== v49 ==
==> flow/design.v (excerpt) <==
module algorithm_top (
  input  logic                 clk,
  input  logic                 rst_n,
  input  logic                 s_valid,
  output logic                 s_ready,
  input  params_pkg::in_t      s_data,
  output logic                 m_valid,
  input  logic                 m_ready,
  output params_pkg::out_t     m_data
);
  algorithm_core u_core (
    .clk      (clk),
    .rst_n    (rst_n),
    .s_valid  (s_valid),
    .s_ready  (s_ready),
    .s_data   (s_data),
    .m_valid  (m_valid),
    .m_ready  (m_ready),
    .m_data   (m_data)
  );
endmodule
Size: about 11,000 cells after synthesis, roughly 0.088 sq mm of cells after synthesis.
clock: 6.0 ns
lec_check: 0
abc_area: 1
cap_margin: 0
core_margin: 8
core_utilization: 40
cts_cluster_size: 77
gpl_routability_driven: 0
place_density_lb_addon: 0.16
setup_slack_margin: -0.0
slew_margin: 20
run.sh (not shown) runs the stock make flow with config.mk's settings and CLKGATE_MAP_FILE=.
v49 has completed all stages; timing, DRC and antenna checks passed.
The following lists how v13 was set up differently from v49:
Settings: clearing ABC_AREA, which used to be 1; clearing CTS_CLUSTER_SIZE, which used to be 77; clearing PLACE_DENSITY_LB_ADDON, which used to be 0.16; swapping 0 for 20 in CAP_MARGIN; clearing GPL_ROUTABILITY_DRIVEN, which used to be 0; clearing SETUP_SLACK_MARGIN, which used to be -0.0; swapping 40 for 18 in CORE_UTILIZATION; swapping 8 for 2 in CORE_MARGIN; swapping 6.0 for 7.72 in the clock period (ns, I/O delays scaled along).
==> comparison <==
- [compare] base=v49 new=v13: via count shows a reduction of about 27%, chip area shows an increase of 0.20 sq mm, first-pass GRT wire length shows a reduction of 24%.
#### Input delta (v19 over v13)
Settings: CAP_MARGIN changed from 20 to 5; CTS_CLUSTER_DIAMETER newly set to 91; SETUP_SLACK_MARGIN newly set to -0.29; CORE_UTILIZATION changed from 18 to 72; the clock period (ns, I/O delays scaled along) changed from 7.72 to 4.16.
- FAIL: v19; every other run in v19 and v13 is clean
- From the logs: v19 reached the end of the flow and failed the layout checks with negative setup slack.
- v19: global-route usage is 29 points higher than what v13 reported.
- Looking at placer congestion estimate across v19 and v13, the one that comes out higher is v19.
- v13 → v19: number of well-tap cells placed now sits lower.
- Detailed route wirelength on metal2 up 26,000 um in v19 wrt v13
- Taking v13 as 1.0, v19 lands at 0.12 on count of filler cells inserted in the layout.
Edits applied to the flow inputs when going from v19 to v39:
Settings: swapping 72 for 40 in CORE_UTILIZATION; swapping 5 for 20 in CAP_MARGIN; clearing CTS_CLUSTER_DIAMETER, which used to be 91; clearing SETUP_SLACK_MARGIN, which used to be -0.29; swapping 4.16 for 5.56 in the clock period (ns, I/O delays scaled along).
### Flow results
Looking across v39 and v19, the single run that reached the end with no open violations was v39. Via count was lower in v39 than in v19. In v39 the worst relative slew slack turned out 15 points higher than in v19. Between v19 and v39, flop-to-flop setup slack increased. [compare] base=v19 new=v39: number of setup buffers added after CTS decreased 76, maximum number of pins on one net before global-route repair grew by about 80%, final setup violation count decreased by 105 relative to the old numbers, wire length of the first global-routing pass saw a decrease, routing usage on met2 shows a reduction of 32 points. Routing usage on met1: v39 and v19 compared, lower one is v39.
Changes in v11 relative to v39:
Settings: CORE_UTILIZATION now 30, was 40.
Findings:
v11 did not stop at any stage, and its layout met the timing, design-rule and antenna checks.
v11: estimated wirelength of the detail-placed design is 3800 um higher than what v39 reported.
Higher minimum setup slack after placement goes to v11 over v39.
Run comparison: v39 endpoint of the most critical setup path u_core.stage_prod_reg[10][21]$_DFF_PN0_; v11 endpoint of the most critical setup path u_core.stage_prod_reg[13][23]$_DFF_PN0_
Relative to v11, the following input files were edited for v22:
Settings: CTS_CLUSTER_SIZE now 15, previously not set; CORE_UTILIZATION now 72, was 30; PLACE_DENSITY_LB_ADDON now 0.0, previously not set; SETUP_SLACK_MARGIN now 0.22, previously not set; CAP_MARGIN now 40, was 20; CTS_CLUSTER_DIAMETER now 320, previously not set; the clock period (ns, I/O delays scaled along) now 1.57, was 5.56.
--- outcome ---
Flow for v22 halted at global routing, error code GRT-0116. The higher number of buffers added for setup after CTS came out of v22. Diff v22..v11 | total clock sinks | unchanged. In v22 relative to v11, number of buffers added by the clock tree synthesis step had gone down by more than a quarter. v11 fits on a die that is larger than the die of v22. Summary of v22 over v11: pre-placement core utilization went up 42 points; number of standard cells after synthesis flat; xor/xnor share of the synthesized area held steady; final RePlAce weighted congestion increased by about 7% relative to the old numbers; cell area reported after detailed placement picked up an extra 0.017 sq mm. As far as post-synth area from yosys stat goes, v11 and v22 are indistinguishable; the numbers are identical. Pre-CTS setup slack: v22 < v11.


== raven ==
algorithm_top again, from the RTL that the note above started with.
Settings: LEC_CHECK=0, CAP_MARGIN=20, CORE_MARGIN=2, CORE_UTILIZATION=72, PLACE_DENSITY=0.64, SLEW_MARGIN=20; clock period 4.88 ns.
From the logs: raven reached the end of the flow and failed the layout checks with negative setup slack.
> inputs changed (raven -> onyx)
- PLACE_DENSITY: 0.64 -> unset
- CORE_UTILIZATION: 72 -> 65
- the clock period (ns, I/O delays scaled along): 4.88 -> 4.01
Findings:
- Layout checks on onyx: not met. Flow itself completed; violations: negative setup slack.
- Against raven, onyx comes in 1 higher on number of antenna violations at the first check in global routing.
- met3 wire length grows by a few percent when moving from raven to onyx.
- Relative to raven, the last weighted congestion value of the routability-driven placer of onyx is higher by 0.028.
- Summary — sequential share of layout area, onyx relative to raven: lower, by 2.3 points.
- The post-route cell area in onyx is 1.10 times that in raven.
- The HPWL reported at the end of detailed placement number comes out lower for raven vs onyx.
## Diff of input files: nickel against onyx
- CTS_CLUSTER_SIZE now 49, previously not set
- CORE_UTILIZATION now 72, was 65
- PLACE_DENSITY_LB_ADDON now 0.0, previously not set
- SETUP_SLACK_MARGIN now 0.45, previously not set
- CAP_MARGIN now 0, was 20
- the clock period (ns, I/O delays scaled along) now 1.57, was 4.01
==> comparison <==
- Higher final weighted congestion in routability-driven placement goes to nickel over onyx.
- From onyx to nickel the numbers moved as follows: post-placement worst setup slack shrank by 2440 ps; core outline area shrank by 9.5%.
- From onyx to nickel the numbers moved as follows: number of instances in the placed design has increased; die area decreased 9.6%; per-instance average area after synthesis essentially unchanged; number of standard-cell rows in the floorplan decreased 6; vertical die size now smaller.
- Comparing nickel against onyx, there is no change at all in yosys synthesis chip area.
- None of the runs nickel and onyx ends with a clean layout.
- What ended nickel was a tool error in clock tree synthesis; the run never finished.
Relative to nickel, the following input files were edited for zinc:
- changing CAP_MARGIN from 0 to 20
- changing CORE_UTILIZATION from 72 to 64
- removing PLACE_DENSITY_LB_ADDON (formerly 0.0)
- removing SETUP_SLACK_MARGIN (formerly 0.45)
- removing CTS_CLUSTER_SIZE (formerly 49)
- changing the clock period (ns, I/O delays scaled along) from 1.57 to 4.87
[flow] zinc | stages: complete | final checks: fail | reason: negative setup slack. Diff nickel -> zinc | number of instances in the placed design | down by more than 10%. Comparing zinc against nickel, there is no change at all in sequential share of the synthesized area. Compared with nickel, width of the die in zinc increased by a few percent. On number of storage elements in the synthesis netlist, nickel tracks zinc almost exactly. [zinc] vertical die dimension rose 6.0% relative to nickel. Total die area: zinc vs nickel up about 12%. Reported for nickel and zinc, area of the synthesized netlist per yosys stat turned out identical to the last digit. Core outline area for zinc is higher than for nickel. Higher number of rows in the core area goes to zinc over nickel.
Here is what was changed in the inputs of yarrow compared with zinc.
- setting CTS_CLUSTER_DIAMETER to 98 for the first time
- setting SETUP_SLACK_MARGIN to 1.38 for the first time
- setting PLACE_DENSITY_LB_ADDON to 0.01 for the first time
- changing CORE_UTILIZATION from 64 to 72
- changing the clock period (ns, I/O delays scaled along) from 4.87 to 4.86
## What came out
[flow] yarrow | stages: complete | final checks: fail | reason: negative setup slack. For number of global-route vias before repair, dividing the value from yarrow by the value from zinc gives 1.06. Comparing worst setup margin for zinc and yarrow, the bigger number came from zinc. met1 track demand over resource in global routing was lower in zinc than in yarrow. zinc → yarrow: die span in y -5.7%, delay of the slowest cell on the worst path -20 ps, routed wire length +about 15%. Across both runs, combinational fraction of the cell area was higher for yarrow than for zinc. Compared to zinc, yarrow was floorplanned on a smaller die. In yarrow, synthesis-to-layout area growth is higher than in zinc. The max-slew headroom at the worst pin of yarrow was superior to that of zinc.
Here is what was changed in the inputs of maple compared with yarrow.
- removing CTS_CLUSTER_DIAMETER (formerly 98)
- changing CORE_UTILIZATION from 72 to 40
- removing PLACE_DENSITY_LB_ADDON (formerly 0.01)
- removing SETUP_SLACK_MARGIN (formerly 1.38)
- changing the clock period (ns, I/O delays scaled along) from 4.86 to 6.0
- maple was carried through to the last stage, and its layout satisfied the timing, design-rule and antenna checks.
- maple against yarrow; via count is down by more than 10%.
- Compared maple vs yarrow, and register-to-register slack is up in maple.
- Looking at clock latency on the worst-skew pair, maple sits 40 ps above yarrow.
- Floorplan check, maple vs yarrow: die outline larger in maple
- Changes observed in maple relative to yarrow: filler cell count rose by 12600; die width rose by 110 microns; synthesis-to-finish area growth fell by 7.7 points; number of setup buffers added after CTS fell by 148.
